File: design.v
module dummydecoder(
    input [31:0] instr,       
    output reg [5:0] op,      
    output reg [4:0] rs1,     
    output reg [4:0] rs2,     
    output reg [4:0] rd,      
    input  [31:0] r_rv2,      
    output reg [31:0] rv2,    
    output reg we             
);
    always @* begin
        case({instr[14:12], instr[6:0]})
            10'b0000010011 : begin op = 0; rv2 = {{20{instr[31]}},instr[31:20]}; we = 1;end			 
            10'b0100010011 : begin op = 1; rv2 = {{20{instr[31]}},instr[31:20]}; we = 1;end			 
            10'b0110010011 : begin op = 2; rv2 = {{20{instr[31]}},instr[31:20]}; we = 1;end			 
            10'b1000010011 : begin op = 3; rv2 = {{20{instr[31]}},instr[31:20]}; we = 1;end			 
            10'b1100010011 : begin op = 4; rv2 = {{20{instr[31]}},instr[31:20]}; we = 1;end			 
            10'b1110010011 : begin op = 5; rv2 = {{20{instr[31]}},instr[31:20]}; we = 1;end			 
            10'b0010010011 : begin op = 6; rv2 = {{20{instr[31]}},instr[31:20]}; we = 1;end			 
            10'b1010010011 : begin op = instr[30] ? 8 : 7;  rv2 = instr[24:20]; we = 1;end	 
            10'b0000110011 : begin op = instr[30] ? 10 : 9; rv2 = r_rv2; we = 1;end	 
		    10'b0010110011 : begin op = 11; rv2 = r_rv2; we = 1;end			    
		    10'b0100110011 : begin op = 12; rv2 = r_rv2; we = 1;end			    
		    10'b0110110011 : begin op = 13; rv2 = r_rv2; we = 1;end			    
		    10'b1000110011 : begin op = 14; rv2 = r_rv2; we = 1;end			    
            10'b1010110011 : begin op = instr[30] ? 16 : 15; rv2 = r_rv2; we = 1;end	 
		    10'b1100110011 : begin op = 17; rv2 = r_rv2; we = 1;end			    
		    10'b1110110011 : begin op = 18; rv2 = r_rv2; we = 1;end			    
            10'b0000000011 : begin op = 19; rv2 = r_rv2; we = 1;end             
            10'b0010000011 : begin op = 20; rv2 = r_rv2; we = 1;end             
            10'b0100000011 : begin op = 21; rv2 = r_rv2; we = 1;end             
            10'b1000000011 : begin op = 22; rv2 = r_rv2; we = 1;end             
            10'b1010000011 : begin op = 23; rv2 = r_rv2; we = 1;end             
            10'b0000100011 : begin op = 24; rv2 = r_rv2; we = 0;end             
            10'b0010100011 : begin op = 25; rv2 = r_rv2; we = 0;end             
            10'b0100100011 : begin op = 26; rv2 = r_rv2; we = 0;end             
            10'b0001100011 : begin op = 31; rv2 = r_rv2; we = 0;end             
            10'b0011100011 : begin op = 32; rv2 = r_rv2; we = 0;end             
            10'b1001100011 : begin op = 33; rv2 = r_rv2; we = 0;end             
            10'b1011100011 : begin op = 34; rv2 = r_rv2; we = 0;end             
            10'b1101100011 : begin op = 35; rv2 = r_rv2; we = 0;end             
            10'b1111100011 : begin op = 36; rv2 = r_rv2; we = 0;end             
            10'b0001100111 : begin op = 30; rv2 = r_rv2; we = 1;end             
            default:begin
                 case (instr[6:0])
            7'b1101111 : begin op = 29; rv2 = r_rv2; we = 1;end             
            7'b0110111 : begin op = 27; rv2 = r_rv2; we = 1;end             
            7'b0010111 : begin op = 28; rv2 = r_rv2; we = 1;end             
                     default:begin op = 0; we = 0;rv2=r_rv2; end
        endcase
            end
	endcase
     rs1 = instr [19:15];
     rs2 = instr [24:20];
     rd  = instr [11:7];
    end
endmodule
module alu32(
    input [5:0] op,       
    input [31:0] rv1,     
    input [31:0] rv2,     
    output reg [31:0] rvout,   
    input [31:0] drdata,
    output reg [31:0] dwdata,
    output reg [3:0] dwe,
    input [31:0] daddr,
    input [31:0] iaddr,
    input [31:0] instr
);
    always @* begin
        case(op)
            0 : begin rvout = rv1 + rv2; dwe = 0; dwdata = 0; end   
            1 : begin rvout = $signed(rv1) < $signed(rv2); dwe = 0; dwdata = 0;end  
            2 : begin rvout = rv1 < rv2; dwe = 0; dwdata = 0;end  
            3 : begin rvout = rv1 ^ rv2; dwe = 0; dwdata = 0;end  
            4 : begin rvout = rv1 | rv2; dwe = 0; dwdata = 0;end  
            5 : begin rvout = rv1 & rv2; dwe = 0; dwdata = 0;end  
            6 : begin rvout = rv1 << rv2[4:0]; dwe = 0; dwdata = 0;end  
            7 : begin rvout = rv1 >> rv2[4:0]; dwe = 0; dwdata = 0;end  
            8 : begin rvout = $signed(rv1) >>> rv2[4:0]; dwe = 0; dwdata = 0;end  
            9 : begin rvout = rv1 + rv2; dwe = 0; dwdata = 0;end  
            10: begin rvout = rv1 - rv2; dwe = 0; dwdata = 0;end  
            11: begin rvout = rv1 << rv2[4:0]; dwe = 0; dwdata = 0;end  
            12: begin rvout = $signed(rv1) < $signed(rv2); dwe = 0; dwdata = 0;end  
            13: begin rvout = rv1 < rv2; dwe = 0; dwdata = 0;end  
            14: begin rvout = rv1 ^ rv2; dwe = 0; dwdata = 0;end  
            15: begin rvout = rv1 >> rv2[4:0]; dwe = 0; dwdata = 0;end  
            16: begin rvout = $signed(rv1) >>> rv2[4:0]; dwe = 0; dwdata = 0;end  
            17: begin rvout = rv1 | rv2; dwe = 0; dwdata = 0;end  
            18: begin rvout = rv1 & rv2; dwe = 0; dwdata = 0;end  
            19 : begin dwe = 0;dwdata = 0;            
            case (daddr[1:0])
                2'b00: rvout = {{24{drdata[7]}}, drdata[7:0]};    
                2'b01: rvout = {{24{drdata[15]}}, drdata[15:8]};  
                2'b10: rvout = {{24{drdata[23]}}, drdata[23:16]};
                2'b11: rvout = {{24{drdata[31]}}, drdata[31:24]};
                default : rvout = {{24{drdata[7]}}, drdata[7:0]};
            endcase
                end                                                      
            20 : begin  dwe = 0; dwdata = 0;
                case (daddr[1:0])
                    2'b00: rvout = {{16{drdata[15]}}, drdata[15:0]};
                    2'b10: rvout = {{16{drdata[31]}}, drdata[31:16]};
                    default : rvout = {{16{drdata[15]}}, drdata[15:0]};
                endcase
                end                                                      
            21 : begin rvout = drdata; dwe = 0; dwdata = 0; end                          
            22 : begin dwe = 0;dwdata = 0; 
                case (daddr[1:0])
                    2'b00: rvout = {{24{1'b0}}, drdata[7:0]};
                    2'b01: rvout = {{24{1'b0}}, drdata[15:8]};
                    2'b10: rvout = {{24{1'b0}}, drdata[23:16]};
                    2'b11: rvout = {{24{1'b0}}, drdata[31:24]};
                    default : rvout = {{24{1'b0}}, drdata[7:0]};
                endcase
                end                                                      
            23 : begin dwe = 0; dwdata = 0; 
                case (daddr[1:0])
                    2'b00: rvout = {{16{1'b0}}, drdata[15:0]};
                    2'b10: rvout = {{16{1'b0}}, drdata[31:16]};
                    default : rvout = {{16{1'b0}}, drdata[15:0]};
                endcase
                end                                                     
            24 : begin dwdata = {4{rv2[7:0]}}; rvout = 0;
                case(daddr[1:0])
                    2'b00: dwe = 4'b0001;         
                    2'b01: dwe = 4'b0010;         
                    2'b10: dwe = 4'b0100;         
                    2'b11: dwe = 4'b1000;         
                    default : dwe = 4'b0001; 
                endcase 
            end                                                             
            25 : begin dwdata = {2{rv2[15:0]}}; rvout = 0;
                case(daddr[1:0])
                    2'b00: dwe = 4'b0011;        
                    2'b10: dwe = 4'b1100;
                    default : dwe = 4'b0011;
                endcase
            end                                                              
            26 : begin dwdata = rv2; dwe = 4'b1111; rvout = 0; end                      
            27: begin rvout = {instr[31:12],{12{1'b0}}}; dwe = 0; dwdata = 0;end  
            28: begin rvout = iaddr + {instr[31:12],{12{1'b0}}}; dwe = 0; dwdata = 0;end  
            29: begin rvout = iaddr +4; dwe = 0; dwdata = 0;end  
            30: begin rvout = iaddr +4; dwe = 0; dwdata = 0;end  
            31: begin dwe = 0; dwdata = 0; rvout = 0; end       
            32: begin dwe = 0; rvout = 0; dwdata = 0; end  
            33: begin dwe = 0; rvout = 0; dwdata = 0; end  
            34: begin dwe = 0; rvout = 0; dwdata = 0; end  
            35: begin dwe = 0; rvout = 0; dwdata = 0; end  
            36: begin dwe = 0; rvout = 0; dwdata = 0; end  
            default : begin rvout =0; dwe = 0; dwdata = 0; end 
        endcase
    end
endmodule
module regfile(
    input [4:0] rs1,      
    input [4:0] rs2,      
    input [4:0] rd,       
    input we,             
    input [31:0] wdata,   
    output reg [31:0] rv1,    
    output reg [31:0] rv2,    
    input clk,             
    input [5:0] op,
    input [31:0] instr,
    output reg [31:0] daddr,
    input [31:0] iaddr
);
    reg [31:0] memory [0:31];
    always @* begin
        rv1 = (rs1 == 0) ? 32'd0 : memory[rs1];
        rv2 = (rs2 == 0) ? 32'd0 : memory[rs2];
        case(op)
            19,20,21,22,
            23: daddr = rv1 + {{20{instr[31]}},instr[31:20]};
            24,25,
            26: daddr = rv1 + {{ 20{instr[31]}},instr[31:25],instr[11:7]};
            default : daddr = 0;   
        endcase 
    end
    always @(posedge clk) begin   
        if(we == 1 & rd!= 0) begin
            memory[rd] <= wdata;
         end
    end
endmodule
module cpu (
    input clk, 
    input reset,
    output reg [31:0] iaddr,
    input [31:0] idata,
    output reg [31:0] daddr,
    input [31:0] drdata,
    output reg [31:0] dwdata,
    output reg [3:0] dwe
);
    wire [31:0] daddr1, dwdata1;  
    wire [3:0] dwe1;
    wire [5:0] op;
    wire [31:0] rv1, rv2, rvout, r_rv2, wdata;
    wire [4:0] rs1, rs2, rd;
    wire we;
    alu32 u1(
        .op(op),
        .rv1(rv1),            
        .rv2(rv2),
        .rvout(rvout),
        .drdata(drdata),      
        .dwdata(dwdata1),     
        .dwe(dwe1),
        .daddr(daddr1),
        .iaddr(iaddr),
        .instr(idata)
    );
    regfile u2(
        .rs1(rs1),
        .rs2(rs2),
        .rd(rd),
        .we(we),
        .wdata(rvout),
        .rv1(rv1),
        .rv2(r_rv2),
        .clk(clk),
        .op(op),
        .instr(idata),
        .daddr(daddr1)
    );
    dummydecoder u3(
        .instr(idata),
        .op(op),
        .rs1(rs1),
        .rs2(rs2),
        .rd(rd),
        .r_rv2(r_rv2),
        .rv2(rv2),
        .we(we)
    );
    always @* begin
        if (reset) begin
           daddr = 0;
           dwdata = 0;
           dwe = 0;
        end
        else begin
           daddr = daddr1;
           dwdata = dwdata1;
           dwe = dwe1;
        end
    end
    wire [31:0] imm_j = {{12{idata[31]}},idata[19:12],idata[20],idata[30:21],1'b0};
    wire [31:0] imm_b = {{20{idata[31]}},idata[7],idata[30:25],idata[11:8],1'b0};
    wire [31:0] jalr_t = rv1 + {{20{idata[31]}},idata[31:20]};
    reg  [31:0] pc_next;
    always @* begin  
        case(op)
            29 : pc_next = iaddr + imm_j;  
            30 : pc_next = {jalr_t[31:1], 1'b0};  
            31 : pc_next = (rv1 == rv2) ? iaddr + imm_b : iaddr + 4;  
            32 : pc_next = (rv1 != rv2) ? iaddr + imm_b : iaddr + 4;  
            33 : pc_next = ($signed(rv1) < $signed(rv2)) ? iaddr + imm_b : iaddr + 4;  
            34 : pc_next = ($signed(rv1) >= $signed(rv2)) ? iaddr + imm_b : iaddr + 4;  
            35 : pc_next = (rv1 < rv2) ? iaddr + imm_b : iaddr + 4;  
            36 : pc_next = (rv1 >= rv2) ? iaddr + imm_b : iaddr + 4;  
            default : pc_next = iaddr + 4;
        endcase
    end       
    always @(posedge clk) begin  
        if (reset) begin
            iaddr <= 0;
        end else begin
            iaddr <= pc_next;
        end
    end
endmodule
File: run.sh
#!/bin/bash
# the make line also repeats each setting of config.mk as NAME=value (left out here)
make -C /OpenROAD-flow-scripts/flow DESIGN_CONFIG=/design/flow/config.mk WORK_HOME=/design/flow/orfs CLKGATE_MAP_FILE= finish
File: config.mk
export PLATFORM = sky130hd
export DESIGN_NAME = cpu
export DESIGN_NICKNAME = cpu
export VERILOG_FILES = /design/flow/design.v
export SDC_FILE = /design/flow/constraint.sdc
export NUM_CORES = 4
export LEC_CHECK = 0
export CAP_MARGIN = 25
export CORE_MARGIN = 2
export CORE_UTILIZATION = 68
export CTS_CLUSTER_DIAMETER = 250
export MIN_ROUTING_LAYER = met1
export PLACE_DENSITY_LB_ADDON = 0.17
export SLEW_MARGIN = 5
File: constraint.sdc
create_clock -name core_clock -period 12.2 [get_ports {clk}]
set_input_delay 2.4400 -clock core_clock [delete_from_list [all_inputs] [get_ports {clk}]]
set_output_delay 2.4400 -clock core_clock [all_outputs]
set_load 0.01 [all_outputs]
==> results.yml, run 1 <==
# flow metrics
global_route:
  track_usage: 0.8070
  overflow: 165
logic_synthesis:
  synth_cell_types: 101
  common_cells: "1,024 x edfxtp_1, 511 x mux4_2, 386 x a21oi_1"
  top_area_cell: "edfxtp_1"
  adder_share: 0.03725
  synthSimpleGateAreaFrac: 0.08446
  aoi_share: 0.1379
  yosys-top-cells-area: "edfxtp_1 46%, mux4_2 17%, mux2i_1 3.8%"
  ys.flops: 1055
  synth_chip_area_mm2: 0.06718
  synth-edff-count: 1024
  synth.most_common_cell: "edfxtp_1"
  mux_area_frac: 0.2200
  logic_family: "multiplexers"
  ys.flop_type: "edfxtp_1"
  synthArstFlopShare: 0
  synth_seq_share: 0.4670
  synthDominantCellAreaShare: 0.4577
  xor_share: 0.01799
  ys_cells: 5329
  syn_inst: 5329
  syn_area_per_cell_um2: 12.61
  netlist_area_mm2: 0.06718
  yosysWarnings: 4
floorplan:
  pin_count: 166
  die_x_um: 318.3
  chipArea_mm2: 0.1013
  die_h_um: 318.3
  core_area_mm2: 0.09813
  initCoreUtil: 0.6846
  rows: 115
placement:
  dp_hpwl_um: 216900
  place.port_buffers: 164
  gp_congestion: 1.146
  placedCellCount: 6638
clocking:
  cts_made_buffers: 102
  postCtsResizedCells: 0
  cts_setup_buffers: 0
  root_buffer: "clkbuf_16"
  htreeDepth: 3
  cts_hold_buf: 0
  max-clock-path-buffers: 3
  cts_sinks: 1055
run_status:
  outcome: "aborted with a tool error"
  error: "[ERROR GRT-0232] Routing congestion too high. Check the congestion heatmap in the GUI."
  haltStage: "global routing (5_1_grt)"
[metrics by stage]
| stage | instance area (µm²) | power [µW] | setup slack, ns | utilization | hold slack [ns] |
|---|---|---|---|---|---|
| 4_1_cts | 74280 | 10880 | 0.8493 | 0.7569 | 0.8016 |
| 3_5_place_dp | 70960 | 7555 | 1.055 | 0.7231 | 0.8000 |
| 2_1_floorplan | 67300 | 6331 | 2.690 | - | 0.6157 |
| 3_3_place_gp | 70920 | 7398 | 1.328 | 0.7227 | 0.7695 |
[routing by layer]
layer / overflow / global-route usage
met1: 22 / 0.8297
met2: 58 / 0.9165
met3: 27 / 0.7099
met4: 53 / 0.7521
met5: 5 / 0.4704
==> run 2: changes to the inputs <==
Settings changed: ABC_AREA from default to 1, CAP_MARGIN 25 to 5, CELL_PAD_IN_SITES_DETAIL_PLACEMENT from default to 2, CELL_PAD_IN_SITES_GLOBAL_PLACEMENT from default to 1, CORE_UTILIZATION 68 to 70, CTS_CLUSTER_DIAMETER 250 to 318, CTS_CLUSTER_SIZE from default to 37, MAX_ROUTING_LAYER from default to met4, MIN_ROUTING_LAYER met1 to met2, PLACE_DENSITY from default to 0.91, PLACE_DENSITY_LB_ADDON 0.17 to default, SETUP_SLACK_MARGIN from default to 1.34, SLEW_MARGIN 5 to 20, TNS_END_PERCENT from default to 75.
Clock period 12.2 ns to 7.28 ns, I/O delays scaled along.
==> results.yml, run 2 <==
# flow metrics
logic_synthesis:
  yosys-top-cells-area: "edfxtp_1 42%, nand2_1 12%, nand3_1 7.7%"
  synth.most_common_cell: "nand2_1"
  synthArstFlopShare: 0
  synthDominantCellAreaShare: 0.4161
  yosysWarnings: 4
  synth_seq_share: 0.4245
  netlist_area_mm2: 0.07390
  ys.flop_type: "edfxtp_1"
  ys.flops: 1055
  synth_chip_area_mm2: 0.07390
  adder_share: 0.03372
  top_area_cell: "edfxtp_1"
  synth_cell_types: 69
  common_cells: "2,313 x nand2_1, 1,140 x nand3_1, 1,024 x edfxtp_1"
  synthSimpleGateAreaFrac: 0.2571
  syn_area_per_cell_um2: 7.527
  mux_area_frac: 0.0001354
  ys_cells: 9819
  xor_share: 0.01493
  logic_family: "simple AND/OR/NAND/NOR gates"
  syn_inst: 9819
  synth-edff-count: 1024
  aoi_share: 0.1849
floorplan:
  rows: 119
  initCoreUtil: 0.7041
  die_h_um: 328.9
  chipArea_mm2: 0.1082
  core_area_mm2: 0.1050
  die_x_um: 328.9
run_status:
  outcome: "aborted with a tool error"
  haltStage: "global placement without I/O (3_1_place_gp_skip_io)"
  error: "[ERROR GPL-0301] Utilization 111.983 % exceeds 100%."
==> run 3: changes to the inputs <==
Settings changed: ABC_AREA 1 to default, CAP_MARGIN 5 to 20, CELL_PAD_IN_SITES_DETAIL_PLACEMENT 2 to default, CELL_PAD_IN_SITES_GLOBAL_PLACEMENT 1 to default, CORE_UTILIZATION 70 to 58, CTS_CLUSTER_DIAMETER 318 to default, CTS_CLUSTER_SIZE 37 to default, MAX_ROUTING_LAYER met4 to default, MIN_ROUTING_LAYER met2 to default, PLACE_DENSITY 0.91 to default, SETUP_SLACK_MARGIN 1.34 to 1.88, TNS_END_PERCENT 75 to default.
Clock period 7.28 ns to 6.37 ns, I/O delays scaled along.
==> results.yml, run 3 <==
# flow metrics
run_status:
  outcome: "aborted with a tool error"
  haltStage: "global routing (5_1_grt)"
logic_synthesis:
  netlist_area_mm2: 0.06718
  synthSimpleGateAreaFrac: 0.08446
  synth_cell_types: 101
  aoi_share: 0.1379
  logic_family: "multiplexers"
  common_cells: "1,024 x edfxtp_1, 511 x mux4_2, 386 x a21oi_1"
  synth-edff-count: 1024
  top_area_cell: "edfxtp_1"
  synth_seq_share: 0.4670
  synth.most_common_cell: "edfxtp_1"
  xor_share: 0.01799
  syn_area_per_cell_um2: 12.61
  ys.flops: 1055
  ys.flop_type: "edfxtp_1"
  syn_inst: 5329
  synthArstFlopShare: 0
  yosys-top-cells-area: "edfxtp_1 46%, mux4_2 17%, mux2i_1 3.8%"
  ys_cells: 5329
  synth_chip_area_mm2: 0.06718
  adder_share: 0.03725
  yosysWarnings: 4
  mux_area_frac: 0.2200
  synthDominantCellAreaShare: 0.4577
clocking:
  root_buffer: "clkbuf_16"
  htreeDepth: 3
  cts_made_buffers: 104
  max-clock-path-buffers: 3
  cts_hold_buf: 0
  cts_sinks: 1055
placement:
  dp_hpwl_um: 230100
  gp_congestion: 1.155
  placed_cell_area_mm2: 0.08036
  placedCellCount: 7892
  place.port_buffers: 164
floorplan:
  die_h_um: 344.3
  die_x_um: 344.3
  rows: 124
  core_area_mm2: 0.1147
  chipArea_mm2: 0.1186
  pin_count: 166
  initCoreUtil: 0.5859
[run 3: stage by stage]
step | hold WS [ns] | setup slack (ns) | TNS, ns
floorplan | 0.6157 | -0.8063 | -339.73
global placement | 0.6553 | -1.421 | -634.38
detailed placement | 0.6500 | -1.627 | -721.39
CTS | 0.6655 | -0.4547 | -19.03
[run 3: repair_timing]
action	CTS
gates cloned	9
buffers inserted	100
setup endpoints to repair	1877
resized	507
pin swaps	108
==> run 4: changes to the inputs <==
Settings changed: ABC_AREA from default to 0, CAP_MARGIN 20 to 5, CELL_PAD_IN_SITES_DETAIL_PLACEMENT from default to 2, CELL_PAD_IN_SITES_GLOBAL_PLACEMENT from default to 1, CORE_UTILIZATION 58 to 57, CTS_CLUSTER_DIAMETER from default to 318, CTS_CLUSTER_SIZE from default to 37, MAX_ROUTING_LAYER from default to met4, MIN_ROUTING_LAYER from default to met2, PLACE_DENSITY_LB_ADDON from default to 0.18, SETUP_SLACK_MARGIN 1.88 to 1.34, TNS_END_PERCENT from default to 75.
Clock period 6.37 ns to 7.28 ns, I/O delays scaled along.
==> results.yml, run 4 <==
# flow metrics
floorplan:
  die_h_um: 347.3
  core_area_mm2: 0.1165
  die_x_um: 347.3
  pin_count: 166
  initCoreUtil: 0.5766
  chipArea_mm2: 0.1206
  rows: 125
logic_synthesis:
  syn_area_per_cell_um2: 12.61
  synth.most_common_cell: "edfxtp_1"
  yosys-top-cells-area: "edfxtp_1 46%, mux4_2 17%, mux2i_1 3.8%"
  synth_cell_types: 101
  adder_share: 0.03725
  common_cells: "1,024 x edfxtp_1, 511 x mux4_2, 386 x a21oi_1"
  synth-edff-count: 1024
  top_area_cell: "edfxtp_1"
  synth_chip_area_mm2: 0.06718
  synthSimpleGateAreaFrac: 0.08446
  synth_seq_share: 0.4670
  synthArstFlopShare: 0
  netlist_area_mm2: 0.06718
  ys_cells: 5329
  mux_area_frac: 0.2200
  logic_family: "multiplexers"
  xor_share: 0.01799
  synthDominantCellAreaShare: 0.4577
  ys.flop_type: "edfxtp_1"
  aoi_share: 0.1379
  ys.flops: 1055
  syn_inst: 5329
  yosysWarnings: 4
placement:
  gp_congestion: 1.596
  place.port_buffers: 164
run_status:
  haltStage: "detailed placement (3_5_place_dp)"
  error: "[ERROR DPL-0033] detailed placement checks failed during check placement."
  outcome: "aborted with a tool error"
-- run 4: stage by stage --
step                    setup slack (ns)  total power (µW)  instances  setup TNS [ns]  area [µm²]
after floorplan                 -0.07825             10660       5361          -4.949       67610
after global placement           -0.5159             13420       7580          -68.52       77720
==> run 5: changes to the inputs <==
Settings changed: ABC_AREA 0 to default, CAP_MARGIN 5 to 10, CELL_PAD_IN_SITES_DETAIL_PLACEMENT 2 to default, CELL_PAD_IN_SITES_GLOBAL_PLACEMENT 1 to default, CORE_UTILIZATION 57 to 72, CTS_CLUSTER_DIAMETER 318 to 313, CTS_CLUSTER_SIZE 37 to 40, HOLD_SLACK_MARGIN from default to -0.08, MAX_ROUTING_LAYER met4 to default, MIN_ROUTING_LAYER met2 to default, PLACE_DENSITY from default to 0.64, PLACE_DENSITY_LB_ADDON 0.18 to default, SETUP_SLACK_MARGIN 1.34 to -0.12, TNS_END_PERCENT 75 to default.
Clock period 7.28 ns to 3.35 ns, I/O delays scaled along.
==> results.yml, run 5 <==
# flow metrics
logic_synthesis:
  xor_share: 0.01799
  synth_seq_share: 0.4670
  aoi_share: 0.1379
  synth_cell_types: 101
  adder_share: 0.03725
  mux_area_frac: 0.2200
  yosys-top-cells-area: "edfxtp_1 46%, mux4_2 17%, mux2i_1 3.8%"
  logic_family: "multiplexers"
  synth.most_common_cell: "edfxtp_1"
  synth-edff-count: 1024
  netlist_area_mm2: 0.06718
  syn_area_per_cell_um2: 12.61
  yosysWarnings: 4
  common_cells: "1,024 x edfxtp_1, 511 x mux4_2, 386 x a21oi_1"
  top_area_cell: "edfxtp_1"
  ys.flop_type: "edfxtp_1"
  ys_cells: 5329
  syn_inst: 5329
  ys.flops: 1055
  synthSimpleGateAreaFrac: 0.08446
  synthArstFlopShare: 0
  synth_chip_area_mm2: 0.06718
  synthDominantCellAreaShare: 0.4577
floorplan:
  pin_count: 166
  die_x_um: 309.5
  chipArea_mm2: 0.09577
  core_area_mm2: 0.09291
  die_h_um: 309.5
  initCoreUtil: 0.7231
  rows: 112
placement:
  place.port_buffers: 164
  gp_congestion: 1.390
run_status:
  error: "[ERROR DPL-0033] detailed placement checks failed during check placement."
  outcome: "aborted with a tool error"
  haltStage: "detailed placement (3_5_place_dp)"
-- run 5: per-stage QoR --
step                    hold WS [ns]  cell area [µm²]   TNS, ns  std cells  setup slack (ns)
after global placement        0.6864            82990  -3768.78       7971            -3.497
after floorplan               0.6157            67600  -3322.52       5361            -3.222
==> run 6: changes to the inputs <==
Settings changed: CAP_MARGIN 10 to 20, CORE_UTILIZATION 72 to 58, CTS_CLUSTER_DIAMETER 313 to default, CTS_CLUSTER_SIZE 40 to default, HOLD_SLACK_MARGIN -0.08 to default, PLACE_DENSITY 0.64 to default, SETUP_SLACK_MARGIN -0.12 to 1.6.
Clock period 3.35 ns to 6.47 ns, I/O delays scaled along.
==> results.yml, run 6 <==
# flow metrics
logic_synthesis:
  xor_share: 0.01799
  syn_area_per_cell_um2: 12.61
  mux_area_frac: 0.2200
  ys.flop_type: "edfxtp_1"
  synth_chip_area_mm2: 0.06718
  netlist_area_mm2: 0.06718
  synthArstFlopShare: 0
  synth.most_common_cell: "edfxtp_1"
  aoi_share: 0.1379
  synth-edff-count: 1024
  top_area_cell: "edfxtp_1"
  synth_cell_types: 101
  ys_cells: 5329
  synthDominantCellAreaShare: 0.4577
  synth_seq_share: 0.4670
  yosys-top-cells-area: "edfxtp_1 46%, mux4_2 17%, mux2i_1 3.8%"
  yosysWarnings: 4
  adder_share: 0.03725
  common_cells: "1,024 x edfxtp_1, 511 x mux4_2, 386 x a21oi_1"
  logic_family: "multiplexers"
  synthSimpleGateAreaFrac: 0.08446
  syn_inst: 5329
  ys.flops: 1055
clocking:
  max-clock-path-buffers: 3
  cts_hold_buf: 0
  cts_made_buffers: 101
  root_buffer: "clkbuf_16"
  htreeDepth: 3
  cts_sinks: 1055
floorplan:
  core_area_mm2: 0.1147
  pin_count: 166
  chipArea_mm2: 0.1186
  initCoreUtil: 0.5859
  die_x_um: 344.3
  rows: 124
  die_h_um: 344.3
global_route:
  track_usage: 0.8233
  overflow: 267
placement:
  gp_congestion: 1.140
  placed_cell_area_mm2: 0.08036
  post-place-ws_ns: -1.828
  place.port_buffers: 164
  dp_hpwl_um: 237400
run_status:
  haltStage: "global routing (5_1_grt)"
  outcome: "aborted with a tool error"
  error: "[ERROR GRT-0232] Routing congestion too high. Check the congestion heatmap in the GUI."
==> run 6: repair_timing <==
action | 4_1_cts
gates cloned | 8
gates resized | 692
pin swaps | 187
buffers inserted | 134
endpoints found under the setup margin | 1685
==> run 6: metal layers <==
layer | overflow | GRT usage
met4 | 105 | 0.7889
met2 | 121 | 0.9336
met3 | 19 | 0.7393
met1 | 16 | 0.8206
met5 | 6 | 0.5577
==> run 6: through the flow <==
stage	TNS, ns	std cells
2_1_floorplan	-275.64	5361
3_3_place_gp	-1083.55	7916
3_5_place_dp	-1187.42	7916
4_1_cts	-5.751	8244
==> run 7: changes to the inputs <==
Settings changed: ABC_AREA from default to 0, CAP_MARGIN 20 to 0, CELL_PAD_IN_SITES_GLOBAL_PLACEMENT from default to 0, CORE_ASPECT_RATIO from default to 1.03, CORE_UTILIZATION 58 to 72, CTS_CLUSTER_SIZE from default to 37, HOLD_SLACK_MARGIN from default to 0.28, MAX_ROUTING_LAYER from default to met5, MIN_ROUTING_LAYER from default to met1, PLACE_DENSITY_LB_ADDON from default to 0.0, SETUP_SLACK_MARGIN 1.6 to 0.53, TNS_END_PERCENT from default to 100.
Clock period 6.47 ns to 3.62 ns, I/O delays scaled along.
==> results.yml, run 7 <==
# flow metrics
logic_synthesis:
  yosysWarnings: 4
  ys.flops: 1055
  synth_chip_area_mm2: 0.06718
  synthDominantCellAreaShare: 0.4577
  ys_cells: 5329
  ys.flop_type: "edfxtp_1"
  synth_cell_types: 101
  logic_family: "multiplexers"
  mux_area_frac: 0.2200
  synth-edff-count: 1024
  synth.most_common_cell: "edfxtp_1"
  yosys-top-cells-area: "edfxtp_1 46%, mux4_2 17%, mux2i_1 3.8%"
  synthArstFlopShare: 0
  synth_seq_share: 0.4670
  netlist_area_mm2: 0.06718
  common_cells: "1,024 x edfxtp_1, 511 x mux4_2, 386 x a21oi_1"
  synthSimpleGateAreaFrac: 0.08446
  syn_inst: 5329
  top_area_cell: "edfxtp_1"
  xor_share: 0.01799
  syn_area_per_cell_um2: 12.61
  aoi_share: 0.1379
  adder_share: 0.03725
floorplan:
  die_h_um: 314.0
  die_x_um: 305.0
  core_area_mm2: 0.09232
  chipArea_mm2: 0.09577
  pin_count: 166
  rows: 113
  initCoreUtil: 0.7277
run_status:
  haltStage: "detailed placement (3_5_place_dp)"
  outcome: "aborted with a tool error"
  error: "[ERROR DPL-0033] detailed placement checks failed during check placement."
placement:
  place.port_buffers: 164
  gp_congestion: 1.372
==> run 7: stage by stage <==
step | hold slack (ns) | TNS (ns) | instances | total power, µW | cell area (µm²)
2_1_floorplan | 0.6157 | -2869.38 | 5361 | 21430 | 67600
3_3_place_gp | 0.6621 | -2944.71 | 7918 | 27450 | 82790
==> run 8: changes to the inputs <==
Settings changed: ABC_AREA 0 to default, CAP_MARGIN 0 to 20, CELL_PAD_IN_SITES_GLOBAL_PLACEMENT 0 to default, CORE_ASPECT_RATIO 1.03 to default, CTS_CLUSTER_DIAMETER from default to 188, CTS_CLUSTER_SIZE 37 to 99, HOLD_SLACK_MARGIN 0.28 to default, MAX_ROUTING_LAYER met5 to default, MIN_ROUTING_LAYER met1 to default, PLACE_DENSITY from default to 0.6, PLACE_DENSITY_LB_ADDON 0.0 to default, SETUP_SLACK_MARGIN 0.53 to 1.11, TNS_END_PERCENT 100 to 5.
Clock period 3.62 ns to 5.24 ns, I/O delays scaled along.
==> results.yml, run 8 <==
# flow metrics
run_status:
  outcome: "aborted with a tool error"
  haltStage: "detailed placement (3_5_place_dp)"
  error: "[ERROR DPL-0033] detailed placement checks failed during check placement."
logic_synthesis:
  yosysWarnings: 4
  xor_share: 0.01799
  syn_area_per_cell_um2: 12.61
  synth_cell_types: 101
  mux_area_frac: 0.2200
  logic_family: "multiplexers"
  synthSimpleGateAreaFrac: 0.08446
  ys_cells: 5329
  netlist_area_mm2: 0.06718
  synth_seq_share: 0.4670
  adder_share: 0.03725
  ys.flops: 1055
  syn_inst: 5329
  ys.flop_type: "edfxtp_1"
  synthDominantCellAreaShare: 0.4577
  synth_chip_area_mm2: 0.06718
  synthArstFlopShare: 0
  synth-edff-count: 1024
  common_cells: "1,024 x edfxtp_1, 511 x mux4_2, 386 x a21oi_1"
  synth.most_common_cell: "edfxtp_1"
  yosys-top-cells-area: "edfxtp_1 46%, mux4_2 17%, mux2i_1 3.8%"
  top_area_cell: "edfxtp_1"
  aoi_share: 0.1379
floorplan:
  pin_count: 166
  die_x_um: 309.5
  rows: 112
  chipArea_mm2: 0.09577
  die_h_um: 309.5
  initCoreUtil: 0.7231
  core_area_mm2: 0.09291
placement:
  gp_congestion: 1.224
  place.port_buffers: 164
==> run 8: per-stage QoR <==
| stage | total power, µW | std cells | area [µm²] |
|---|---|---|---|
| 3_3_place_gp | 19100 | 7787 | 81200 |
| 2_1_floorplan | 14800 | 5361 | 67600 |
==> run 9: changes to the inputs <==
Settings changed: CAP_MARGIN 20 to 0, CELL_PAD_IN_SITES_GLOBAL_PLACEMENT from default to 2, CORE_MARGIN 2 to 6, CORE_UTILIZATION 72 to 50, CTS_CLUSTER_DIAMETER 188 to 229, CTS_CLUSTER_SIZE 99 to default, MAX_ROUTING_LAYER from default to met4, PLACE_DENSITY 0.6 to 0.9, SETUP_SLACK_MARGIN 1.11 to default, SLEW_MARGIN 20 to 35, TNS_END_PERCENT 5 to 80.
Clock period 5.24 ns to 11.0 ns, I/O delays scaled along.
==> results.yml, run 9 <==
# synthesis and place-and-route metrics
logic_synthesis:
  ys.flop_type: "edfxtp_1"
  synth_chip_area_mm2: 0.06718
  synth_seq_share: 0.4670
  synth_cell_types: 101
  syn_area_per_cell_um2: 12.61
  mux_area_frac: 0.2200
  common_cells: "1,024 x edfxtp_1, 511 x mux4_2, 386 x a21oi_1"
  synth.most_common_cell: "edfxtp_1"
  synthDominantCellAreaShare: 0.4577
  adder_share: 0.03725
  aoi_share: 0.1379
  netlist_area_mm2: 0.06718
  top_area_cell: "edfxtp_1"
  logic_family: "multiplexers"
  yosys-top-cells-area: "edfxtp_1 46%, mux4_2 17%, mux2i_1 3.8%"
  xor_share: 0.01799
  synth-edff-count: 1024
  yosysWarnings: 4
  synthSimpleGateAreaFrac: 0.08446
  synthArstFlopShare: 0
  ys_cells: 5329
  ys.flops: 1055
  syn_inst: 5329
pwr:
  pwr-share-clk: 0.303
  netSwitchingPower_uw: 4171
  power_leader: "registers"
  comb_power_share: 0.289
  p_sw_frac: 0.3392
  power.leakage_uw: 0.02617
  pwr_density_cell_mw_per_mm2: 162.2
  seq_power_share: 0.408
  p_seq_uw: 5020
  pg_comb_uw: 3550
  internal-power_uw: 8123
  ir_drop_mv: 0.1614
  p_clk_uw: 3720
detailed_routing:
  drtAntennaViolNets: 0
  vias_per_cell: 7.459
  vias: 54983
  drt_iter0_markers: 8497
  route.detailed.drc: 0
  dr.pass1.iters: 8
  avgRoutedWirePerCell_um: 41.06
  drt_wl_total_um: 302700
global_route:
  grt_pass1_vias: 52938
  grt_max_degree: 79
  track_usage: 0.4228
  grt_antenna_before_repair: 10
  grt_pass1_wl_um: 415300
  overflow: 0
clocking:
  path_clk_slew_ns: 0.08
  postCtsResizedCells: 0
  max-clock-path-buffers: 3
  cts_sinks: 1055
  htreeDepth: 3
  cts_made_buffers: 107
  clock_latency_ns: 0.75
  root_buffer: "clkbuf_16"
  cts_setup_buffers: 0
  cts_tree: "done"
  cts_hold_buf: 0
worst_setup_path:
  cp_common_cell: "a21oi_1"
  rr_worst_depth: 18
  rrSetupSlack_ns: 3.97
  cp_top_family: "AND-OR/OR-AND gates"
  cp_slowest_stage_delay_ns: 0.61
  crit_chain: "buf_8, buf_16, buf_4, mux4_2, a221oi_1, a21oi_1, o2111ai_1, inv_1, buf_4, ha_1, a21oi_1, o21ai_0, a21oi_1, o21ai_0, a311oi_1, o21ai_0, a21oi_1, clkdlybuf4s50_1"
  cp.buffers_inverters: 6
  endpoint: "daddr[30]"
  cp_num_cells: 18
  worst_ep_required_time_ns: 8.80
  crit_slowest_cell: "a311oi_1"
  r2r-start: "u2.memory[31][16]$_DFFE_PP_"
  arrival_ns: 8.12
  r2r_end: "iaddr[8]$_SDFF_PP0_"
  end_kind: "output port"
  start_kind: "input port"
  crit_start: "idata[15]"
  cp_max_fo: 49
  crit_type: "input port to output port"
job:
  drv_cap: 0
  warning_count: 92
worst_hold_path:
  min_from: "iaddr[1]$_SDFFE_PP0P_"
  hold_class: "flop to flop"
  whs_path_depth: 2
  hold_end: "iaddr[1]$_SDFFE_PP0P_"
placement:
  gp_congestion: 1.048
  placedCellCount: 7165
  dp_hpwl_um: 206100
  place.port_buffers: 164
sta:
  timing.slew.headroom: 0.2900
  fmax_mhz: 96.87
  fin_skew_ns: 0.05220
  fin_tns_setup_ns: 0
  slew_violations: 0
  hold_violations: 0
  setup_viol: 0
  rsz0062_at_grt: "false"
  period_needed_ns: 10.32
  worst_pin_slew_ns: 1.059
  fin_crit_sh: 0.9385
run_status:
  outcome: "finished clean"
floorplan:
  die_h_um: 378.6
  pin_count: 166
  core_area_mm2: 0.1323
  initCoreUtil: 0.5078
  chipArea_mm2: 0.1433
  die_x_um: 378.6
  rows: 133
finish:
  final_cells: 7371
  nets: 5781
  fill_cells: 10567
  area_growth_pct: 12.83
-- run 9: area by class of cell --
type / instances / area [µm²] / area share
sequential: 1055 / 31370 / 0.4139
multi-input combinational: 3765 / 34090 / 0.4497
tap: 1755 / 2196 / 0.02897
clock inverter: 69 / 767.0 / 0.01012
clock buffer: 130 / 2764 / 0.03646
antenna: 6 / 15.01 / 0.0001981
timing repair buffer: 453 / 4080 / 0.05383
inverter: 138 / 523.0 / 0.006900
-- run 9: layer usage --
layer | track usage | up-vias | part of all wire
met5 | - | - | 0
met4 | 0.2813 | 0 | 0.090
met3 | 0.08565 | 1123 | 0.11
met2 | 0.6382 | 4548 | 0.45
met1 | 0.5187 | 27460 | 0.35
li1 | - | 21852 | -
-- run 9: through the flow --
| step | utilization | hold slack [ns] | setup WS (ns) | area [µm²] | power [µW] |
|---|---|---|---|---|---|
| 6_report | 0.5730 | 0.7899 | 0.6765 | 75800 | 12290 |
| 3_5_place_dp | 0.5458 | 0.7694 | 0.7828 | 72210 | 8504 |
| 4_1_cts | 0.5725 | 0.7891 | 0.5763 | 75740 | 12180 |
| 5_1_grt | 0.5729 | 0.7861 | 0.4346 | 75790 | 12580 |
| 2_1_floorplan | - | 0.6157 | 1.970 | 67300 | 7022 |
| 3_3_place_gp | 0.5447 | 0.7675 | 0.8018 | 72060 | 8483 |
==> run 10: changes to the inputs <==
Settings changed: CELL_PAD_IN_SITES_GLOBAL_PLACEMENT 2 to 3, HOLD_SLACK_MARGIN from default to 0.18, TNS_END_PERCENT 80 to 50.
Clock period 11.0 ns to 6.03 ns, I/O delays scaled along.
==> results.yml, run 10 <==
# synthesis and place-and-route metrics
run_status:
  outcome: "finished with violations"
  so_faults: "setup timing"
clocking:
  max-clock-path-buffers: 3
  htreeDepth: 3
  clock_latency_ns: 0.75
  cts_tree: "done"
  path_clk_slew_ns: 0.07
  root_buffer: "clkbuf_16"
  cts_sinks: 1055
  cts_made_buffers: 105
worst_setup_path:
  arrival_ns: 5.30
  rr_worst_depth: 35
  cp_slowest_stage_delay_ns: 0.50
  crit_slowest_cell: "mux4_2"
  start_kind: "input port"
  rrSetupSlack_ns: 0.06
  cp.buffers_inverters: 12
  r2r-start: "u2.memory[7][21]$_DFFE_PP_"
  crit_type: "input port to output port"
  cp_max_fo: 8
  cp_top_family: "buffers and inverters"
  r2r_end: "iaddr[28]$_SDFF_PP0_"
  crit_start: "idata[15]"
  end_kind: "output port"
  cp_common_cell: "buf_12"
  endpoint: "daddr[28]"
  worst_ep_required_time_ns: 4.82
  crit_chain: "buf_16, buf_12, buf_12, buf_12, buf_12, mux4_2, a211o_1, a211oi_2, nor4_4, buf_6, buf_12, ha_4, buf_6, nand4_1, buf_4, nor2_4, buf_6, buf_4, nand2_1, o21ai_2, a21oi_2, mux2_4, buf_6"
  cp_num_cells: 23
finish:
  fin_util: 0.6967
  area_growth_pct: 37.19
  stdcell_area_mm2: 0.09216
  nets: 7147
global_route:
  overflow: 0
  grt_pass1_vias: 59152
  track_usage: 0.4479
  grt_antenna_before_repair: 6
  grt_pass1_wl_um: 444000
  grt_max_degree: 61
logic_synthesis:
  synth-edff-count: 1024
  synth_cell_types: 101
  logic_family: "multiplexers"
  synthArstFlopShare: 0
  adder_share: 0.03725
  aoi_share: 0.1379
  xor_share: 0.01799
  netlist_area_mm2: 0.06718
  ys.flops: 1055
  mux_area_frac: 0.2200
  syn_inst: 5329
  ys.flop_type: "edfxtp_1"
  yosysWarnings: 4
  synth.most_common_cell: "edfxtp_1"
  common_cells: "1,024 x edfxtp_1, 511 x mux4_2, 386 x a21oi_1"
  syn_area_per_cell_um2: 12.61
  synth_chip_area_mm2: 0.06718
  ys_cells: 5329
  synth_seq_share: 0.4670
  synthDominantCellAreaShare: 0.4577
  synthSimpleGateAreaFrac: 0.08446
  top_area_cell: "edfxtp_1"
  yosys-top-cells-area: "edfxtp_1 46%, mux4_2 17%, mux2i_1 3.8%"
pwr:
  pg_comb_uw: 9560
  internal-power_uw: 16990
  p_clk_uw: 6840
  power.leakage_uw: 0.03451
  pwr_density_cell_mw_per_mm2: 277.2
  power_uw: 25550
  p_sw_frac: 0.3348
  pwr-share-clk: 0.268
  netSwitchingPower_uw: 8552
  comb_power_share: 0.374
  ir_drop_mv: 0.3722
  power_leader: "combinational cells"
  seq_power_share: 0.358
  p_seq_uw: 9150
floorplan:
  pin_count: 166
  initCoreUtil: 0.5078
  die_h_um: 378.6
  core_area_mm2: 0.1323
  chipArea_mm2: 0.1433
  rows: 133
  die_x_um: 378.6
sta:
  slew_violations: 0
  layout_setup_ws_ns: -0.4749
  hold_violations: 0
  worst_pin_slew_ns: 1.087
  hold_slack_ns: 0.7660
  fmax_mhz: 153.7
  rsz0062_at_grt: "true"
  fin_skew_ns: 0.05899
  period_needed_ns: 6.505
  timing.slew.headroom: 0.2699
  setup_viol: 565
  fin_crit_sh: 1.079
job:
  warning_count: 98
  drv_cap: 0
worst_hold_path:
  hold_end: "iaddr[2]$_SDFF_PP0_"
  whs_path_depth: 3
  min_from: "iaddr[2]$_SDFF_PP0_"
  hold_class: "flop to flop"
placement:
  placed_cell_area_mm2: 0.08152
  dp_hpwl_um: 226400
  place.port_buffers: 164
  gp_congestion: 1.147
detailed_routing:
  dr.pass1.iters: 8
  drt_iter0_markers: 9240
  vias: 62115
  vias_per_cell: 7.109
  drt_wl_total_um: 328100
  route.detailed.drc: 0
  avgRoutedWirePerCell_um: 37.54
  drtAntennaViolNets: 0
[run 10: layer usage]
| metal | global-route usage | up-vias | part of all wire |
|---|---|---|---|
| li1 | - | 24614 | - |
| met1 | 0.5436 | 30486 | 0.34 |
| met2 | 0.6595 | 5402 | 0.43 |
| met3 | 0.1124 | 1613 | 0.13 |
| met4 | 0.3123 | 0 | 0.10 |
| met5 | - | - | 0 |
[run 10: layout make-up]
cell class / instances / area (µm²)
multi-input combinational: 3765 / 37210
inverter: 138 / 559.3
clock inverter: 77 / 862.1
sequential: 1055 / 31370
antenna: 8 / 20.02
tap: 1755 / 2196
fill: 9102 / 40130
timing repair buffer: 1821 / 17270
clock buffer: 119 / 2680
[run 10: per-stage QoR]
step	setup WS, ns	setup TNS (ns)	instances
after global routing	-0.5688	-149.55	8734
after global placement	-1.668	-1043.22	8221
after floorplan	-1.078	-615.96	5361
after CTS	-0.3251	-54.70	8626
after detailed placement	-1.697	-1063.77	8226
final	-0.4749	-113.36	8738
[run 10: repair_timing]
action	CTS	global route
hold buffers	0	0
gates resized	683	330
setup buffers	195	102
pin swaps	197	183
gates cloned	13	11
endpoints found under the setup margin	732	600
==> run 11: changes to the inputs <==
Settings changed: CAP_MARGIN 0 to 20, CELL_PAD_IN_SITES_GLOBAL_PLACEMENT 3 to default, CORE_MARGIN 6 to 2, CORE_UTILIZATION 50 to 45, CTS_CLUSTER_DIAMETER 229 to default, HOLD_SLACK_MARGIN 0.18 to default, MAX_ROUTING_LAYER met4 to default, PLACE_DENSITY 0.9 to default, SETUP_SLACK_MARGIN from default to 1.45, SLEW_MARGIN 35 to 20, TNS_END_PERCENT 50 to default.
Clock period 6.03 ns to 5.87 ns, I/O delays scaled along.
==> results.yml, run 11 <==
# synthesis and place-and-route metrics
clocking:
  cts_made_buffers: 110
  cts_hold_buf: 0
  cts_sinks: 1055
  root_buffer: "clkbuf_16"
  path_clk_slew_ns: 0.05
  clock_latency_ns: 0.78
  max-clock-path-buffers: 3
  htreeDepth: 3
  cts_tree: "done"
logic_synthesis:
  syn_area_per_cell_um2: 12.61
  syn_inst: 5329
  synthSimpleGateAreaFrac: 0.08446
  yosys-top-cells-area: "edfxtp_1 46%, mux4_2 17%, mux2i_1 3.8%"
  synthDominantCellAreaShare: 0.4577
  ys.flop_type: "edfxtp_1"
  mux_area_frac: 0.2200
  logic_family: "multiplexers"
  synth-edff-count: 1024
  common_cells: "1,024 x edfxtp_1, 511 x mux4_2, 386 x a21oi_1"
  top_area_cell: "edfxtp_1"
  ys_cells: 5329
  adder_share: 0.03725
  synth_chip_area_mm2: 0.06718
  aoi_share: 0.1379
  synth_cell_types: 101
  synth_seq_share: 0.4670
  xor_share: 0.01799
  yosysWarnings: 4
  ys.flops: 1055
  synthArstFlopShare: 0
  netlist_area_mm2: 0.06718
  synth.most_common_cell: "edfxtp_1"
worst_setup_path:
  worst_ep_required_time_ns: 4.70
  start_kind: "input port"
  r2r-start: "u2.memory[7][17]$_DFFE_PP_"
  cp_slowest_stage_delay_ns: 0.54
  cp_top_family: "AND-OR/OR-AND gates"
  cp_max_fo: 8
  rr_worst_depth: 27
  endpoint: "daddr[26]"
  r2r_end: "iaddr[17]$_SDFF_PP0_"
  cp.buffers_inverters: 9
  cp_num_cells: 21
  arrival_ns: 5.41
  end_kind: "output port"
  crit_type: "input port to output port"
  crit_start: "idata[15]"
  crit_slowest_cell: "mux4_2"
  crit_chain: "buf_16, buf_16, buf_16, buf_8, mux4_2, a221oi_4, a21oi_2, o2111ai_4, buf_6, clkinvlp_4, ha_4, nand2_1, o21ai_2, buf_4, a21oi_1, o21a_1, a21oi_1, a21oi_1, o21ai_1, buf_4, clkdlybuf4s15_2"
  rrSetupSlack_ns: 0.06
global_route:
  track_usage: 0.4053
  overflow: 0
  grt_pass1_wl_um: 434600
  grt_pass1_vias: 56830
  grt_antenna_before_repair: 14
  grt_max_degree: 61
floorplan:
  die_x_um: 390.4
  core_area_mm2: 0.1480
  die_h_um: 390.4
  pin_count: 166
  initCoreUtil: 0.4539
  chipArea_mm2: 0.1524
  rows: 141
detailed_routing:
  drt_iter0_markers: 8511
  vias_per_cell: 6.755
  drtAntennaViolNets: 0
  avgRoutedWirePerCell_um: 35.79
  vias: 59967
  route.detailed.drc: 0
  drt_wl_total_um: 317800
  dr.pass1.iters: 8
sta:
  hold_slack_ns: 0.7652
  fin_crit_sh: 1.121
  hold_violations: 0
  worst_pin_slew_ns: 1.127
  slew_violations: 0
  rsz0062_at_grt: "true"
  fin_skew_ns: 0.08154
  layout_setup_ws_ns: -0.7096
  period_needed_ns: 6.580
  fmax_mhz: 152.0
  timing.slew.headroom: 0.2394
  setup_viol: 773
pwr:
  power.leakage_uw: 0.03438
  internal-power_uw: 17520
  power_leader: "registers"
  netSwitchingPower_uw: 8529
  p_clk_uw: 7410
  pwr_density_cell_mw_per_mm2: 284.1
  comb_power_share: 0.356
  pwr-share-clk: 0.284
  p_sw_frac: 0.3274
  p_seq_uw: 9380
  pg_comb_uw: 9260
  seq_power_share: 0.360
  ir_drop_mv: 0.2734
run_status:
  so_faults: "setup timing"
  outcome: "finished with violations"
worst_hold_path:
  hold_end: "iaddr[2]$_SDFF_PP0_"
  hold_class: "flop to flop"
  min_from: "iaddr[2]$_SDFF_PP0_"
  whs_path_depth: 3
finish:
  fill_cells: 11489
  area_growth_pct: 36.47
  fin_util: 0.6194
  final_cells: 8878
  ff_latch_area_mm2: 0.03137
  nets: 7113
  logic_area_mm2: 0.03650
job:
  warning_count: 95
  drv_cap: 0
placement:
  dp_hpwl_um: 226300
  place.port_buffers: 164
  gp_congestion: 1.060
  placedCellCount: 8443
run 11: final cells by class:
| cell class | count | share of cell area |
|---|---|---|
| Antenna cell | 4 | 0.0001092 |
| Clock buffer | 121 | 0.03075 |
| Clock inverter | 83 | 0.01099 |
| Inverter | 138 | 0.005964 |
| Multi-Input combinational cell | 3765 | 0.3981 |
| Sequential cell | 1055 | 0.3422 |
| Tap cell | 1930 | 0.02634 |
| Timing Repair Buffer | 1782 | 0.1856 |
run 11: timing repair:
action	4_1_cts	5_1_grt
buffers inserted	118	83
gates cloned	19	7
setup endpoints to repair	1123	1123
pin swaps	132	131
gates resized	528	320
run 11: per-stage QoR:
step	power, µW	setup slack (ns)	area, µm²	TNS (ns)
after floorplan	13210	-1.206	67600	-753.90
after detailed placement	17570	-2.117	82160	-1371.61
after global routing	26730	-0.7747	91680	-259.09
after CTS	25430	-0.6423	89420	-130.88
final	26050	-0.7096	91680	-206.09
after global placement	17520	-2.142	82160	-1393.79
run 11: per-layer routing:
metal	track usage	vias up	part of all wire
met1	0.5581	30283	0.39
met2	0.5974	4259	0.43
li1	-	24549	-
met4	0.2261	4	0.069
met5	0	-	0.000079
met3	0.08745	872	0.12
==> run 12: changes to the inputs <==
Settings changed: ABC_AREA from default to 0, CELL_PAD_IN_SITES_GLOBAL_PLACEMENT from default to 1, CORE_UTILIZATION 45 to 57, CTS_CLUSTER_SIZE from default to 37, HOLD_SLACK_MARGIN from default to -0.09, MAX_ROUTING_LAYER from default to met5, MIN_ROUTING_LAYER from default to met1, SETUP_SLACK_MARGIN 1.45 to 1.34, TNS_END_PERCENT from default to 65.
Clock period 5.87 ns to 7.28 ns, I/O delays scaled along.
==> results.yml, run 12 <==
# flow metrics
placement:
  place.port_buffers: 164
  dp_hpwl_um: 217700
  gp_congestion: 1.116
logic_synthesis:
  common_cells: "1,024 x edfxtp_1, 511 x mux4_2, 386 x a21oi_1"
  top_area_cell: "edfxtp_1"
  ys.flops: 1055
  synth_cell_types: 101
  yosysWarnings: 4
  ys_cells: 5329
  synthSimpleGateAreaFrac: 0.08446
  xor_share: 0.01799
  mux_area_frac: 0.2200
  syn_area_per_cell_um2: 12.61
  aoi_share: 0.1379
  ys.flop_type: "edfxtp_1"
  synth.most_common_cell: "edfxtp_1"
  yosys-top-cells-area: "edfxtp_1 46%, mux4_2 17%, mux2i_1 3.8%"
  synthDominantCellAreaShare: 0.4577
  synth_seq_share: 0.4670
  syn_inst: 5329
  netlist_area_mm2: 0.06718
  logic_family: "multiplexers"
  synth_chip_area_mm2: 0.06718
  adder_share: 0.03725
  synth-edff-count: 1024
  synthArstFlopShare: 0
clocking:
  max-clock-path-buffers: 3
  cts_made_buffers: 103
  htreeDepth: 3
  cts_sinks: 1055
  root_buffer: "clkbuf_16"
run_status:
  outcome: "aborted with a tool error"
  haltStage: "global routing (5_1_grt)"
floorplan:
  core_area_mm2: 0.1165
  die_h_um: 347.3
  rows: 125
  die_x_um: 347.3
  chipArea_mm2: 0.1206
  initCoreUtil: 0.5766
  pin_count: 166
-- run 12: timing repair --
item / in CTS
buffers inserted: 146
gates cloned: 9
hold buffers: 0
gates resized: 518
endpoints found under the setup margin: 1123
pin swaps: 144
-- run 12: per-stage QoR --
stage	area, µm²	worst slack, ns	std cells	hold slack [ns]	total power (µW)
2_1_floorplan	67610	-0.07825	5361	0.6157	10660
3_3_place_gp	78280	-0.7351	7645	0.7300	13680
3_5_place_dp	78290	-0.7531	7645	0.7394	13760
4_1_cts	84990	0.3182	7993	0.7576	19990
==> run 13: changes to the inputs <==
Settings changed: ABC_AREA 0 to default, CELL_PAD_IN_SITES_GLOBAL_PLACEMENT 1 to default, CORE_UTILIZATION 57 to 64, CTS_CLUSTER_SIZE 37 to default, HOLD_SLACK_MARGIN -0.09 to default, MAX_ROUTING_LAYER met5 to default, MIN_ROUTING_LAYER met1 to default, PLACE_DENSITY from default to 0.6, SETUP_SLACK_MARGIN 1.34 to default, TNS_END_PERCENT 65 to default.
Clock period 7.28 ns to 6.7 ns, I/O delays scaled along.
==> results.yml, run 13 <==
# flow metrics
clocking:
  htreeDepth: 3
  max-clock-path-buffers: 3
  cts_hold_buf: 0
  cts_made_buffers: 103
  root_buffer: "clkbuf_16"
  cts_sinks: 1055
logic_synthesis:
  ys_cells: 5329
  syn_inst: 5329
  ys.flop_type: "edfxtp_1"
  top_area_cell: "edfxtp_1"
  synthDominantCellAreaShare: 0.4577
  mux_area_frac: 0.2200
  logic_family: "multiplexers"
  netlist_area_mm2: 0.06718
  synth-edff-count: 1024
  synth.most_common_cell: "edfxtp_1"
  common_cells: "1,024 x edfxtp_1, 511 x mux4_2, 386 x a21oi_1"
  syn_area_per_cell_um2: 12.61
  synthArstFlopShare: 0
  xor_share: 0.01799
  aoi_share: 0.1379
  synth_cell_types: 101
  yosysWarnings: 4
  ys.flops: 1055
  synthSimpleGateAreaFrac: 0.08446
  yosys-top-cells-area: "edfxtp_1 46%, mux4_2 17%, mux2i_1 3.8%"
  synth_seq_share: 0.4670
  synth_chip_area_mm2: 0.06718
  adder_share: 0.03725
floorplan:
  core_area_mm2: 0.1038
  rows: 118
  chipArea_mm2: 0.1076
  initCoreUtil: 0.6473
  die_h_um: 328.0
  die_x_um: 328.0
  pin_count: 166
placement:
  gp_congestion: 1.160
  dp_hpwl_um: 230100
  place.port_buffers: 164
  post-place-ws_ns: -1.513
global_route:
  overflow: 1493
  track_usage: 0.9222
run_status:
  outcome: "aborted with a tool error"
  haltStage: "global routing (5_1_grt)"
  error: "[ERROR GRT-0116] Global routing finished with congestion. Check the congestion regions in the DRC Viewer."
==> run 13: stage by stage <==
stage | power [µW] | instance area [µm²] | std cells
after floorplan | 11580 | 67610 | 5361
after detailed placement | 15190 | 78940 | 7619
after CTS | 22240 | 86550 | 7952
after global placement | 14920 | 78940 | 7619
==> run 13: timing repair <==
action                     4_1_cts
gates resized                  637
setup endpoints to repair      545
gates cloned                    20
pin swaps                      131
setup buffers                  127
==> run 13: routing by layer <==
layer,overflow,global-route usage
met5,38,0.6952
met4,425,0.9273
met3,226,0.8655
met2,596,0.9897
met1,208,0.9190
==> run 14: changes to the inputs <==
Settings changed: CORE_UTILIZATION 64 to 40.
Clock period 6.7 ns to 15.2 ns, I/O delays scaled along.
==> results.yml, run 14 <==
# synthesis and place-and-route metrics
worst_setup_path:
  arrival_ns: 10.02
  crit_slowest_cell: "buf_4"
  r2r_end: "iaddr[16]$_SDFF_PP0_"
  worst_ep_required_time_ns: 12.16
  crit_start: "idata[15]"
  cp_top_family: "AND-OR/OR-AND gates"
  cp_num_cells: 19
  crit_type: "input port to output port"
  cp.buffers_inverters: 4
  cp_max_fo: 61
  rrSetupSlack_ns: 7.37
  r2r-start: "u2.memory[23][8]$_DFFE_PP_"
  end_kind: "output port"
  cp_slowest_stage_delay_ns: 0.71
  rr_worst_depth: 20
  start_kind: "input port"
  crit_chain: "buf_8, buf_4, mux2_2, a221oi_1, a21oi_1, o2111ai_1, inv_1, ha_1, o21ai_0, a21boi_0, o21ai_0, nand2b_1, a21o_1, a21oi_1, o21ai_0, a31oi_1, o22ai_1, mux2_2, clkdlybuf4s50_1"
  endpoint: "daddr[28]"
  cp_common_cell: "o21ai_0"
clocking:
  htreeDepth: 3
  clock_latency_ns: 0.77
  postCtsResizedCells: 0
  cts_tree: "done"
  path_clk_slew_ns: 0.07
  max-clock-path-buffers: 3
  cts_hold_buf: 0
  root_buffer: "clkbuf_16"
  cts_made_buffers: 109
  cts_setup_buffers: 0
  cts_sinks: 1055
worst_hold_path:
  whs_path_depth: 2
  hold_class: "flop to flop"
  hold_end: "iaddr[1]$_SDFFE_PP0P_"
  min_from: "iaddr[1]$_SDFFE_PP0P_"
global_route:
  track_usage: 0.3429
  grt_pass1_wl_um: 408800
  overflow: 0
  grt_pass1_vias: 50677
  grt_antenna_before_repair: 17
  grt_max_degree: 106
pwr:
  p_sw_frac: 0.3319
  pwr-share-clk: 0.313
  netSwitchingPower_uw: 2944
  power_leader: "registers"
  power_uw: 8869
  pwr_density_cell_mw_per_mm2: 117.1
  ir_drop_mv: 0.1039
  pg_comb_uw: 2460
  p_clk_uw: 2780
  p_seq_uw: 3640
  seq_power_share: 0.410
  power.leakage_uw: 0.02578
  comb_power_share: 0.277
  internal-power_uw: 5926
sta:
  slew_violations: 0
  fin_crit_sh: 0.8594
  timing.slew.headroom: 0.09838
  hold_violations: 0
  setup_viol: 0
  fmax_mhz: 76.55
  rsz0062_at_grt: "false"
  fin_skew_ns: 0.07515
  layout_setup_ws_ns: 2.137
  period_needed_ns: 13.06
  worst_pin_slew_ns: 1.340
  fin_tns_setup_ns: 0
detailed_routing:
  vias: 53627
  drtAntennaViolNets: 0
  drt_iter0_markers: 8865
  dr.pass1.iters: 6
  drt_wl_total_um: 298400
  avgRoutedWirePerCell_um: 38.58
  route.detailed.drc: 0
  vias_per_cell: 6.933
placement:
  place.port_buffers: 164
  gp_congestion: 1.075
  post-place-ws_ns: 2.309
  dp_hpwl_um: 202200
logic_synthesis:
  syn_area_per_cell_um2: 12.61
  adder_share: 0.03725
  synth_cell_types: 101
  yosysWarnings: 4
  synth_seq_share: 0.4670
  synthSimpleGateAreaFrac: 0.08446
  netlist_area_mm2: 0.06718
  xor_share: 0.01799
  mux_area_frac: 0.2200
  synth.most_common_cell: "edfxtp_1"
  synthDominantCellAreaShare: 0.4577
  common_cells: "1,024 x edfxtp_1, 511 x mux4_2, 386 x a21oi_1"
  aoi_share: 0.1379
  logic_family: "multiplexers"
  synthArstFlopShare: 0
  synth_chip_area_mm2: 0.06718
  yosys-top-cells-area: "edfxtp_1 46%, mux4_2 17%, mux2i_1 3.8%"
  ys.flops: 1055
  syn_inst: 5329
  top_area_cell: "edfxtp_1"
  ys_cells: 5329
  synth-edff-count: 1024
  ys.flop_type: "edfxtp_1"
floorplan:
  initCoreUtil: 0.4022
  die_x_um: 413.8
  chipArea_mm2: 0.1712
  core_area_mm2: 0.1670
  pin_count: 166
  rows: 150
  die_h_um: 413.8
finish:
  fin_util: 0.4533
  area_growth_pct: 12.71
  nets: 5694
run_status:
  outcome: "finished clean"
job:
  drv_cap: 0
  warning_count: 95
run 14: stage by stage:
step,std cells,cell area [µm²],hold WS [ns]
after floorplan,5361,67300,0.6157
after global placement,7520,71830,0.7520
after detailed placement,7526,71970,0.7584
after CTS,7729,75680,0.7731
after global routing,7729,75700,0.8266
final,7735,75720,0.7857
run 14: layout make-up:
cell class / instances / area [µm²]
Clock inverter: 73 / 889.6
Timing Repair Buffer: 364 / 3302
Tap cell: 2204 / 2758
Clock buffer: 130 / 2828
Antenna cell: 6 / 15.01
Multi-Input combinational cell: 3765 / 34030
Fill cell: 14960 / 91320
Inverter: 138 / 523.0
Sequential cell: 1055 / 31370
run 14: layer usage:
| layer | wire, µm | global-route usage |
|---|---|---|
| met5 | 58 | 0 |
| met4 | 19470 | 0.1846 |
| met3 | 33580 | 0.07781 |
| met2 | 128400 | 0.5070 |
| met1 | 116900 | 0.4693 |
==> run 15: changes to the inputs <==
Settings changed: CORE_UTILIZATION 40 to 58, MAX_ROUTING_LAYER from default to met4, PLACE_DENSITY 0.6 to default, SETUP_SLACK_MARGIN from default to 1.03.
Clock period 15.2 ns to 7.1 ns, I/O delays scaled along.
==> results.yml, run 15 <==
# flow metrics
run_status:
  outcome: "aborted with a tool error"
  haltStage: "global routing (5_1_grt)"
  error: "[ERROR GRT-0232] Routing congestion too high. Check the congestion heatmap in the GUI."
logic_synthesis:
  synth.most_common_cell: "edfxtp_1"
  syn_area_per_cell_um2: 12.61
  mux_area_frac: 0.2200
  synthSimpleGateAreaFrac: 0.08446
  top_area_cell: "edfxtp_1"
  logic_family: "multiplexers"
  xor_share: 0.01799
  ys.flop_type: "edfxtp_1"
  ys_cells: 5329
  aoi_share: 0.1379
  synth-edff-count: 1024
  synth_cell_types: 101
  synthDominantCellAreaShare: 0.4577
  netlist_area_mm2: 0.06718
  synth_chip_area_mm2: 0.06718
  adder_share: 0.03725
  synth_seq_share: 0.4670
  yosysWarnings: 4
  synthArstFlopShare: 0
  common_cells: "1,024 x edfxtp_1, 511 x mux4_2, 386 x a21oi_1"
  syn_inst: 5329
  yosys-top-cells-area: "edfxtp_1 46%, mux4_2 17%, mux2i_1 3.8%"
  ys.flops: 1055
placement:
  post-place-ws_ns: -0.9647
  dp_hpwl_um: 220300
  gp_congestion: 1.134
  place.port_buffers: 164
floorplan:
  die_h_um: 344.3
  die_x_um: 344.3
  pin_count: 166
  core_area_mm2: 0.1147
  rows: 124
  initCoreUtil: 0.5859
  chipArea_mm2: 0.1186
global_route:
  overflow: 15
  track_usage: 0.7682
clocking:
  cts_hold_buf: 0
  root_buffer: "clkbuf_16"
  max-clock-path-buffers: 3
  cts_made_buffers: 103
  cts_sinks: 1055
  htreeDepth: 3
-- run 15: per-stage QoR --
stage          instance area [µm²]  TNS [ns]  total power, µW    util  std cells
4_1_cts                      85130         0            20150  0.7424       7983
3_5_place_dp                 78570   -328.71            14130  0.6853       7671
3_3_place_gp                 78570   -352.98            14030  0.6853       7671
2_1_floorplan                67610    -30.33            10930       -       5361
-- run 15: metal layers --
layer  GRT usage  GRT overflow
met1      0.7657             1
met2      0.9020             4
met3      0.6225             1
met4      0.7242             9
met5           -             -
-- run 15: timing repair --
| item | 4_1_cts |
|---|---|
| pin swaps | 108 |
| setup buffers | 99 |
| endpoints found under the setup margin | 867 |
| cloned | 20 |
| endpoints found under the hold margin | 0 |
| resized | 509 |
Power figures rest on the tool's default switching activity, not on a simulated workload.
